## old
Design smul_q31, start of the top module:
module smul_q31 (
    input  logic        clk,
    input  logic        reset,
    input  logic        go,
    input  logic [31:0] left,
    input  logic [31:0] right,
    output logic [31:0] out,
    output logic        done
);
  num_smul #(
      .LEFT_WIDTH (32),
      .RIGHT_WIDTH(32),
      .OUT_WIDTH  (32),
      .OUT_LSB    (31)
  ) mul (
      .left (left),
      .right(right),
      .go   (go),
      .reset(reset),
      .clk  (clk),
      .out  (out),
      .done (done)
  );
endmodule
clock: 10.2 ns
lec_check: 0
cap_margin: 20
core_margin: 6
core_utilization: 49
cts_cluster_diameter: 241
cts_cluster_size: 98
max_routing_layer: met4
place_density: 0.43
slew_margin: 20
run.sh (not shown) runs the stock make flow with config.mk's settings and CLKGATE_MAP_FILE=.
old closes out successfully: all stages finished, all timing, DRC and antenna checks passed.
Edits applied to the flow inputs when going from old to new:
-- flow/config.mk --
<<< old, line 9
export CORE_MARGIN = 6
export CORE_UTILIZATION = 49
export CTS_CLUSTER_DIAMETER = 241
export CTS_CLUSTER_SIZE = 98
>>> new, line 9
export CORE_MARGIN = 2
export CORE_UTILIZATION = 72
export CTS_CLUSTER_SIZE = 66
<<< old, line 14
export PLACE_DENSITY = 0.43
>>> new, line 13
==> flow/constraint.sdc <==
create_clock -name core_clock -period 7.08 [get_ports {clk}]
set_input_delay 1.4160 -clock core_clock [delete_from_list [all_inputs] [get_ports {clk}]]
set_output_delay 1.4160 -clock core_clock [all_outputs]
set_load 0.01 [all_outputs]
- new -> stages 100% | layout checks FAIL | setup timing
- Summary of the comparison: non-clock buffer count is higher in new, relative to old.
- old → new: part of the power in combinational logic grew by 8.7 points; fraction of the mapped netlist area in simple logic gates held steady; worst IR drop on VDD grew by about 60%; post-route worst setup slack shrank by 1890 ps.
- Compared with old, new shows number of buffer and inverter stages on the critical path lower by 3.
- Final area in new vs old: up 4900 sq um
- The estimated power of new ends up higher than the estimate for old.
- Going from old to new, reported net switching power +about 70%; final wirelength +6.3%.


yarrow:
smul_q31 again, from the RTL that the note above started with.
## smul_q31
module smul_q31 (
    input  logic        clk,
    input  logic        reset,
    input  logic        go,
    input  logic [31:0] left,
    input  logic [31:0] right,
    output logic [31:0] out,
    output logic        done
);
  num_smul #(
      .LEFT_WIDTH (32),
      .RIGHT_WIDTH(32),
      .OUT_WIDTH  (32),
      .OUT_LSB    (31)
  ) mul (
      .left (left),
      .right(right),
      .go   (go),
      .reset(reset),
      .clk  (clk),
      .out  (out),
      .done (done)
  );
endmodule
make LEC_CHECK=0 CAP_MARGIN=15 CORE_MARGIN=2 CORE_UTILIZATION=72 CTS_CLUSTER_DIAMETER=343 CTS_CLUSTER_SIZE=58 PLACE_DENSITY_LB_ADDON=0.0 SETUP_SLACK_MARGIN=2.06 SLEW_MARGIN=20 TNS_END_PERCENT=45 finish   # period 7.4 ns
Ran to the end and failed final checks on negative setup slack: yarrow.
Changes in xenon relative to yarrow:
Settings: CORE_UTILIZATION: 72 -> 45; CTS_CLUSTER_SIZE: 58 -> unset; CTS_CLUSTER_DIAMETER: 343 -> unset; PLACE_DENSITY_LB_ADDON: 0.0 -> unset; SETUP_SLACK_MARGIN: 2.06 -> 2.5; TNS_END_PERCENT: 45 -> unset; CAP_MARGIN: 15 -> 20; the clock period (ns, I/O delays scaled along): 7.4 -> 8.0.
==> results <==
Comparing yarrow and xenon, the higher clock share of power is on xenon. Between yarrow and xenon, the buffer-and-inverter tally for the worst setup path is lower for yarrow. xenon: all stages complete, timing, DRC and antenna checks passed. yarrow has lower post-CTS setup buffer count than xenon. Against yarrow, first-iteration DRC count in xenon fell by more than a quarter. Core utilization: xenon lower than yarrow. The run showing the greater global-route usage is yarrow. Relative to yarrow, the number of tap instances of xenon is higher by 456. xenon vs yarrow: relative contribution of combinational cells to total power down in xenon. xenon vs. yarrow: number of cells on the worst reg-to-reg path went up by about 4%. Summary of xenon over yarrow: worst hold margin essentially unchanged, core outline area increased 61%.
Input changes introduced in fjord (baseline for comparison: xenon):
Settings: an added CELL_PAD_IN_SITES_GLOBAL_PLACEMENT of 0; a change of CORE_MARGIN from 2 to 9; an added CTS_CLUSTER_SIZE of 89; a change of SLEW_MARGIN from 20 to 40; a change of CAP_MARGIN from 20 to 40.
Results
The final layout from fjord, which completed every stage, passed the timing, design-rule and antenna checks at the end of the flow.
Diff xenon -> fjord: routed wire length increased by 1400 µm relative to the old numbers; number of cells on the worst reg-to-reg path decreased 12%.
fjord against xenon; upper clock frequency limit is up slightly.
Status: non-clock buffer count parity (fjord, xenon)
In fjord the minimum period implied by the final worst setup slack turned out 85 ps lower than in xenon.
Power and IR drop assume default switching activity.
